==> inputs of try-nickel <==
==> flow/design.v <==
module Final_AXI_to_APB_Bridge #(
    parameter AXI_ADDR_WIDTH    = 32,
    parameter AXI_DATA_WIDTH    = 32,
    parameter AXI_MAX_BURST_LEN = 8,
    parameter AXI_BURST_WIDTH   = 2,
    parameter AXI_SIZE_WIDTH    = 3,
    parameter APB_ADDR_WIDTH    = 32,
    parameter APB_DATA_WIDTH    = 32
)(
    input  [AXI_ADDR_WIDTH-1:0]    AWADDR,
    input  [AXI_BURST_WIDTH-1:0]   AWBURST,
    input  [AXI_MAX_BURST_LEN-1:0] AWLEN,
    input                          AWVALID,
    output                         AWREADY,
    input  [AXI_ADDR_WIDTH-1:0]    ARADDR,
    input  [AXI_BURST_WIDTH-1:0]   ARBURST,
    input  [AXI_MAX_BURST_LEN-1:0] ARLEN,
    input                          ARVALID,
    output                         ARREADY,
    input  [AXI_DATA_WIDTH-1:0]    WDATA,
    input                          WVALID,
    input                          WLAST,
    input  [AXI_DATA_WIDTH/8-1:0]  WSTRB,
    output                         WREADY,
    output [AXI_DATA_WIDTH-1:0]    RDATA,
    output [1:0]                   RRESP,
    output                         RVALID,
    output                         RLAST,
    input                          RREADY,
    output [1:0]                   BRESP,
    output                         BVALID,
    input                          BREADY,
    input                          ACLK,
    input                          ARESETn,
    output [APB_ADDR_WIDTH-1:0]    PADDR,
    output                         PWRITE,
    output                         PSEL1,
    output                         PSEL2,
    output                         PSEL3,
    output                         PSEL4,
    output                         PENABLE,
    output [APB_DATA_WIDTH-1:0]    PWDATA,
    input  [APB_DATA_WIDTH-1:0]    PRDATA,
    input                          PREADY
);
    localparam [12:0] IDLE_WRITE        = 13'b0000000000001;
    localparam [12:0] READ_SETUP_M      = 13'b0000000000010;
    localparam [12:0] READ_SETUP_S      = 13'b0000000000100;
    localparam [12:0] READ_ACCESS_S     = 13'b0000000001000;
    localparam [12:0] READ_PREACCESS_M  = 13'b0000000010000;
    localparam [12:0] READ_ACCESS_M     = 13'b0000000100000;
    localparam [12:0] WRITE_SETUP_M     = 13'b0000001000000;
    localparam [12:0] WRITE_PREACCESS_M = 13'b0000010000000;
    localparam [12:0] WRITE_ACCESS_M    = 13'b0000100000000;
    localparam [12:0] WRITE_TERMINATE   = 13'b0001000000000;
    localparam [12:0] WRITE_SETUP_S     = 13'b0010000000000;
    localparam [12:0] WRITE_ACCESS_S    = 13'b0100000000000;
    localparam [12:0] IDLE_READ         = 13'b1000000000000;
    localparam READ_PRIORITY  = 1'b0;
    localparam WRITE_PRIORITY = 1'b1;
    reg  [12:0] current_state_write, next_state_write;
    reg  [12:0] current_state_read,  next_state_read;
    reg         current_arbiter_state, next_arbiter_state;
    reg  [AXI_MAX_BURST_LEN:0] Length_Of_Burst_Subordinate_write, Length_Of_Burst_Subordinate_write_next;
    reg  [AXI_MAX_BURST_LEN:0] Length_Of_Burst_Manager_write,     Length_Of_Burst_Manager_write_next;
    reg  [AXI_ADDR_WIDTH-1:0]  Address_Hold_Reg_write,            Address_Hold_Reg_write_next;
    reg  [AXI_ADDR_WIDTH-1:0]  Memory_Aligner_write,              Memory_Aligner_write_next;
    reg  [AXI_DATA_WIDTH-1:0]  write_buf;         
    reg  [APB_DATA_WIDTH-1:0]  pwdata_q, pwdata_c;
    reg                        wen_q, wen_c;      
    reg  [AXI_MAX_BURST_LEN:0] Length_Of_Burst_Subordinate_read, Length_Of_Burst_Subordinate_read_next;
    reg  [AXI_MAX_BURST_LEN:0] Length_Of_Burst_Manager_read,     Length_Of_Burst_Manager_read_next;
    reg  [AXI_ADDR_WIDTH-1:0]  Address_Hold_Reg_read,            Address_Hold_Reg_read_next;
    reg  [APB_DATA_WIDTH-1:0]  read_buf;          
    reg  [AXI_DATA_WIDTH-1:0]  rdata_q, rdata_c;
    reg                        ren_q, ren_c;      
    reg                        last_q, last_c;
    always @(*) begin
        next_arbiter_state = current_arbiter_state;
        case (current_arbiter_state)
            WRITE_PRIORITY: if (AWVALID && !ARVALID) next_arbiter_state = READ_PRIORITY;
            READ_PRIORITY:  if (ARVALID && !AWVALID) next_arbiter_state = WRITE_PRIORITY;
        endcase
    end
    wire addr_conflict = (AWADDR == ARADDR) ||
                         ((AWADDR <= 50) && (ARADDR <= 50)) ||
                         ((AWADDR >= 51) && (ARADDR >= 51) && (AWADDR <= 10) && (ARADDR <= 100)) ||
                         ((AWADDR >= 101) && (ARADDR >= 101) && (AWADDR <= 150) && (ARADDR <= 150)) ||
                         ((AWADDR >= 151) && (ARADDR >= 151) && (AWADDR <= 200) && (ARADDR <= 200));
    always @(posedge ACLK or negedge ARESETn) begin
        if (!ARESETn) begin
            current_arbiter_state             <= WRITE_PRIORITY;
            current_state_write               <= IDLE_WRITE;
            current_state_read                <= IDLE_READ;
            Length_Of_Burst_Manager_read      <= 0;
            Length_Of_Burst_Subordinate_read  <= 0;
            Length_Of_Burst_Manager_write     <= 0;
            Length_Of_Burst_Subordinate_write <= 0;
            Address_Hold_Reg_write            <= 0;
            Address_Hold_Reg_read             <= 0;
            Memory_Aligner_write              <= 0;
            wen_q                             <= 1'b0;
            ren_q                             <= 1'b0;
            last_q                            <= 1'b0;
        end else begin
            current_arbiter_state <= next_arbiter_state;
            if (current_arbiter_state == WRITE_PRIORITY && addr_conflict)
                current_state_write <= IDLE_WRITE;
            else
                current_state_write <= next_state_write;
            current_state_read                <= next_state_read;
            Length_Of_Burst_Manager_read      <= Length_Of_Burst_Manager_read_next;
            Length_Of_Burst_Subordinate_read  <= Length_Of_Burst_Subordinate_read_next;
            Length_Of_Burst_Manager_write     <= Length_Of_Burst_Manager_write_next;
            Length_Of_Burst_Subordinate_write <= Length_Of_Burst_Subordinate_write_next;
            Address_Hold_Reg_write            <= Address_Hold_Reg_write_next;
            Address_Hold_Reg_read             <= Address_Hold_Reg_read_next;
            Memory_Aligner_write              <= Memory_Aligner_write_next;
            wen_q                             <= wen_c;
            ren_q                             <= ren_c;
            last_q                            <= last_c;
        end
    end
    always @(posedge ACLK) begin
        pwdata_q <= pwdata_c;
        rdata_q  <= rdata_c;
        if (current_state_write == WRITE_ACCESS_M && Length_Of_Burst_Manager_write != 0)
            write_buf <= WDATA;
        if (current_state_read == READ_ACCESS_S && Length_Of_Burst_Subordinate_read != 0)
            read_buf <= PRDATA;
    end
    always @(*) begin
        next_state_write                       = current_state_write;
        Address_Hold_Reg_write_next            = Address_Hold_Reg_write;
        Length_Of_Burst_Manager_write_next     = Length_Of_Burst_Manager_write;
        Length_Of_Burst_Subordinate_write_next = Length_Of_Burst_Subordinate_write;
        Memory_Aligner_write_next              = Memory_Aligner_write;
        pwdata_c                               = pwdata_q;
        wen_c                                  = wen_q;
        case (current_state_write)
            IDLE_WRITE: begin
                pwdata_c                               = 0;
                wen_c                                  = 1'b0;
                Address_Hold_Reg_write_next            = 0;
                Length_Of_Burst_Manager_write_next     = 0;
                Length_Of_Burst_Subordinate_write_next = 0;
                Memory_Aligner_write_next              = 0;
                next_state_write = AWVALID ? WRITE_SETUP_M : IDLE_WRITE;
            end
            WRITE_SETUP_M: begin
                if (AWVALID) begin
                    Address_Hold_Reg_write_next            = AWADDR;
                    Length_Of_Burst_Subordinate_write_next = AWLEN + 1;
                    Length_Of_Burst_Manager_write_next     = AWLEN + 1;
                    Memory_Aligner_write_next              = AWADDR;
                    next_state_write = WRITE_PREACCESS_M;
                end else
                    next_state_write = IDLE_WRITE;
            end
            WRITE_PREACCESS_M: begin
                next_state_write = WVALID ? WRITE_ACCESS_M : WRITE_PREACCESS_M;
            end
            WRITE_ACCESS_M: begin
                if (Length_Of_Burst_Manager_write != 0) begin
                    if (WLAST || Length_Of_Burst_Manager_write == 1)
                        next_state_write = WRITE_TERMINATE;
                    else
                        next_state_write = WRITE_SETUP_S;
                    case (AWBURST)
                        2'b00: Address_Hold_Reg_write_next = AWADDR;
                        2'b01: Address_Hold_Reg_write_next = Address_Hold_Reg_write + 4;
                        2'b10: begin
                            Address_Hold_Reg_write_next = Address_Hold_Reg_write + 4;
                            if (Address_Hold_Reg_write >= AWADDR + AWLEN*4)
                                Address_Hold_Reg_write_next = AWADDR;
                        end
                        default: Address_Hold_Reg_write_next = AWADDR;
                    endcase
                    Length_Of_Burst_Manager_write_next = Length_Of_Burst_Manager_write - 1;
                end else
                    next_state_write = WRITE_TERMINATE;
            end
            WRITE_TERMINATE: begin
                next_state_write = BREADY ? WRITE_SETUP_S : WRITE_TERMINATE;
            end
            WRITE_SETUP_S: begin
                next_state_write = WRITE_ACCESS_S;
                pwdata_c         = write_buf;
                wen_c            = 1'b1;
            end
            WRITE_ACCESS_S: begin
                if (PREADY && Length_Of_Burst_Subordinate_write != 0) begin
                    if (Length_Of_Burst_Subordinate_write == 1)
                        next_state_write = IDLE_WRITE;
                    else
                        next_state_write = WRITE_ACCESS_M;
                    case (AWBURST)
                        2'b01: Memory_Aligner_write_next = Memory_Aligner_write + 4;
                        2'b10: begin
                            Memory_Aligner_write_next = Memory_Aligner_write + 4;
                            if (Memory_Aligner_write >= AWADDR + AWLEN*2)
                                Memory_Aligner_write_next = AWADDR;
                        end
                        default: Memory_Aligner_write_next = Memory_Aligner_write;
                    endcase
                    Length_Of_Burst_Subordinate_write_next = Length_Of_Burst_Subordinate_write - 1;
                end
            end
            default: next_state_write = IDLE_WRITE;
        endcase
    end
    always @(*) begin
        next_state_read                       = current_state_read;
        Address_Hold_Reg_read_next            = Address_Hold_Reg_read;
        Length_Of_Burst_Subordinate_read_next = Length_Of_Burst_Subordinate_read;
        Length_Of_Burst_Manager_read_next     = Length_Of_Burst_Manager_read;
        rdata_c                               = rdata_q;
        ren_c                                 = ren_q;
        last_c                                = last_q;
        case (current_state_read)
            IDLE_READ: begin
                rdata_c                               = 0;
                ren_c                                 = ARVALID;
                last_c                                = 1'b0;
                Address_Hold_Reg_read_next            = 0;
                Length_Of_Burst_Subordinate_read_next = 0;
                Length_Of_Burst_Manager_read_next     = 0;
                next_state_read = ARVALID ? READ_SETUP_M : IDLE_READ;
            end
            READ_SETUP_M: begin
                if (ARVALID) begin
                    Address_Hold_Reg_read_next            = ARADDR;
                    Length_Of_Burst_Subordinate_read_next = ARLEN + 1;
                    Length_Of_Burst_Manager_read_next     = ARLEN + 1;
                    next_state_read = READ_SETUP_S;
                end else
                    next_state_read = IDLE_READ;
            end
            READ_SETUP_S: begin
                next_state_read = PREADY ? READ_ACCESS_S : READ_SETUP_S;
            end
            READ_ACCESS_S: begin
                if (Length_Of_Burst_Subordinate_read != 0) begin
                    case (ARBURST)
                        2'b01: Address_Hold_Reg_read_next = Address_Hold_Reg_read + 4;
                        2'b10: begin
                            Address_Hold_Reg_read_next = Address_Hold_Reg_read + 4;
                            if (Address_Hold_Reg_read >= ARADDR + ARLEN*2)
                                Address_Hold_Reg_read_next = ARADDR;
                        end
                        default: Address_Hold_Reg_read_next = Address_Hold_Reg_read;
                    endcase
                    Length_Of_Burst_Subordinate_read_next = Length_Of_Burst_Subordinate_read - 1;
                    next_state_read = READ_PREACCESS_M;
                end else
                    next_state_read = READ_ACCESS_M;
            end
            READ_PREACCESS_M: begin
                next_state_read = RREADY ? READ_ACCESS_M : READ_PREACCESS_M;
            end
            READ_ACCESS_M: begin
                if (Length_Of_Burst_Manager_read != 0) begin
                    if (Length_Of_Burst_Manager_read == 1) begin
                        last_c          = 1'b1;
                        next_state_read = IDLE_READ;
                    end else
                        next_state_read = READ_ACCESS_S;
                    rdata_c = read_buf;
                    Length_Of_Burst_Manager_read_next = Length_Of_Burst_Manager_read - 1;
                end else
                    next_state_read = IDLE_READ;
            end
            default: next_state_read = IDLE_READ;
        endcase
    end
    wire apb_active = (current_state_read  == READ_SETUP_S)  ||
                      (current_state_read  == READ_ACCESS_M) ||
                      (current_state_read  == READ_ACCESS_S) ||
                      (current_state_write == WRITE_SETUP_S) ||
                      (current_state_write == WRITE_ACCESS_S);
    wire sel_on = !last_c && apb_active;
    wire write_apb = (current_state_write == WRITE_ACCESS_S) || (current_state_write == WRITE_SETUP_S);
    assign ARREADY = (current_state_read == READ_SETUP_M);
    assign PADDR   = ((wen_c || (ren_c && write_apb)) && (current_state_read != READ_ACCESS_M)) ?
                     Memory_Aligner_write : Address_Hold_Reg_read;
    assign PSEL1   = sel_on && ((Address_Hold_Reg_write <= 50) || (Address_Hold_Reg_read <= 50));
    assign PSEL2   = sel_on && ((Address_Hold_Reg_write >= 51  && Address_Hold_Reg_write <= 100) ||
                                (Address_Hold_Reg_read  >= 51  && Address_Hold_Reg_read  <= 100));
    assign PSEL3   = sel_on && ((Address_Hold_Reg_write >= 101 && Address_Hold_Reg_write <= 150) ||
                                (Address_Hold_Reg_read  >= 101 && Address_Hold_Reg_read  <= 150));
    assign PSEL4   = sel_on && ((Address_Hold_Reg_write >= 151 && Address_Hold_Reg_write <= 200) ||
                                (Address_Hold_Reg_read  >= 151 && Address_Hold_Reg_read  <= 200));
    assign PWRITE  = write_apb;
    assign PENABLE = (current_state_read == READ_ACCESS_S) || (current_state_write == WRITE_ACCESS_S);
    assign PWDATA  = pwdata_c;
    assign RDATA   = rdata_c;
    assign RRESP   = last_c ? 2'd0 : 2'd1;
    assign RLAST   = (RRESP != 2'd0) && last_c && RREADY;
    assign RVALID  = (current_state_read == READ_ACCESS_M);
    assign AWREADY = (current_state_write == WRITE_SETUP_M);
    assign WREADY  = (current_state_write == WRITE_ACCESS_M);
    assign BVALID  = (current_state_write == WRITE_TERMINATE);
    assign BRESP   = (current_state_write == WRITE_TERMINATE) ? 2'd0 : 2'd1;
endmodule
==> flow/run.sh <==
#!/bin/bash
# the make line also repeats each setting of config.mk as NAME=value (left out here)
make -C /OpenROAD-flow-scripts/flow DESIGN_CONFIG=/design/flow/config.mk WORK_HOME=/design/flow/orfs CLKGATE_MAP_FILE= finish
==> flow/config.mk <==
export PLATFORM = sky130hd
export DESIGN_NAME = Final_AXI_to_APB_Bridge
export DESIGN_NICKNAME = Final_AXI_to_APB_Bridge
export VERILOG_FILES = /design/flow/design.v
export SDC_FILE = /design/flow/constraint.sdc
export NUM_CORES = 4
export LEC_CHECK = 0
export ABC_AREA = 1
export CAP_MARGIN = 20
export CORE_ASPECT_RATIO = 0.73
export CORE_MARGIN = 2
export CORE_UTILIZATION = 72
export CTS_CLUSTER_DIAMETER = 394
export CTS_CLUSTER_SIZE = 100
export PLACE_DENSITY = 0.42
export SETUP_SLACK_MARGIN = 0.84
export SLEW_MARGIN = 20
==> flow/constraint.sdc <==
create_clock -name core_clock -period 2.85 [get_ports {ACLK}]
set_input_delay 0.5700 -clock core_clock [delete_from_list [all_inputs] [get_ports {ACLK}]]
set_output_delay 0.5700 -clock core_clock [all_outputs]
set_load 0.01 [all_outputs]
==> try-xenon: changes against try-nickel <==
Settings changed: ABC_AREA 1 to unset, CORE_ASPECT_RATIO 0.73 to unset, CORE_UTILIZATION 72 to 40, CTS_CLUSTER_DIAMETER 394 to unset, CTS_CLUSTER_SIZE 100 to unset, PLACE_DENSITY 0.42 to 0.6, SETUP_SLACK_MARGIN 0.84 to unset.
==> flow/constraint.sdc (replaced) <==
create_clock -name core_clock -period 5.82 [get_ports {ACLK}]
set_input_delay 1.1640 -clock core_clock [delete_from_list [all_inputs] [get_ports {ACLK}]]
set_output_delay 1.1640 -clock core_clock [all_outputs]
set_load 0.01 [all_outputs]
==> try-quartz: changes against try-nickel <==
Settings changed: ABC_AREA 1 to unset, CORE_ASPECT_RATIO 0.73 to unset, CORE_UTILIZATION 72 to 58, CTS_CLUSTER_DIAMETER 394 to unset, CTS_CLUSTER_SIZE 100 to unset, PLACE_DENSITY 0.42 to unset, SETUP_SLACK_MARGIN 0.84 to -0.34.
==> flow/constraint.sdc (replaced) <==
create_clock -name core_clock -period 4.07 [get_ports {ACLK}]
set_input_delay 0.8140 -clock core_clock [delete_from_list [all_inputs] [get_ports {ACLK}]]
set_output_delay 0.8140 -clock core_clock [all_outputs]
set_load 0.01 [all_outputs]
==> results <==
quantity                                                             try-nickel                             try-xenon                             try-quartz
Run status                                                       did not finish      no timing/DRC/antenna violations                        failed layout checks
Stage where the flow stopped                                            4_1_cts                                     -                                      -
Violated checks                                                               -                                     -                   negative setup slack
Area post-placement                                                  0.0279 mm2                            0.0232 mm2                             0.0239 mm2
Drt via density                                                               -                                  5.92                                   6.50
P_int                                                                         -                             0.00627 W                              0.00912 W
Average wire per standard cell                                                -                               21.3 um                                22.5 um
CTS buffer count                                                              -                                    34                                     34
Clock power share                                                             -                                 0.214                                  0.193
Max clock buf depth                                                           -                                     3                                      3
Combinational Power Share                                                     -                                 0.466                                  0.499
Peak VDD IR                                                                   -                                315 uV                                 596 uV
Worst reg2reg path endpoint                                                   -  Address_Hold_Reg_read[6]$_DFFE_PN0P_  Address_Hold_Reg_read[23]$_DFFE_PN0P_
Power of the clock network                                                    -                             0.00226 W                              0.00303 W
Maximum number of pins on one net before global-route repair                  -                                    64                                     72
Post-route fraction of the period consumed by the critical path               -                                 0.936                                   1.10
No activity file was given, so power comes from the tool's default toggle rates.
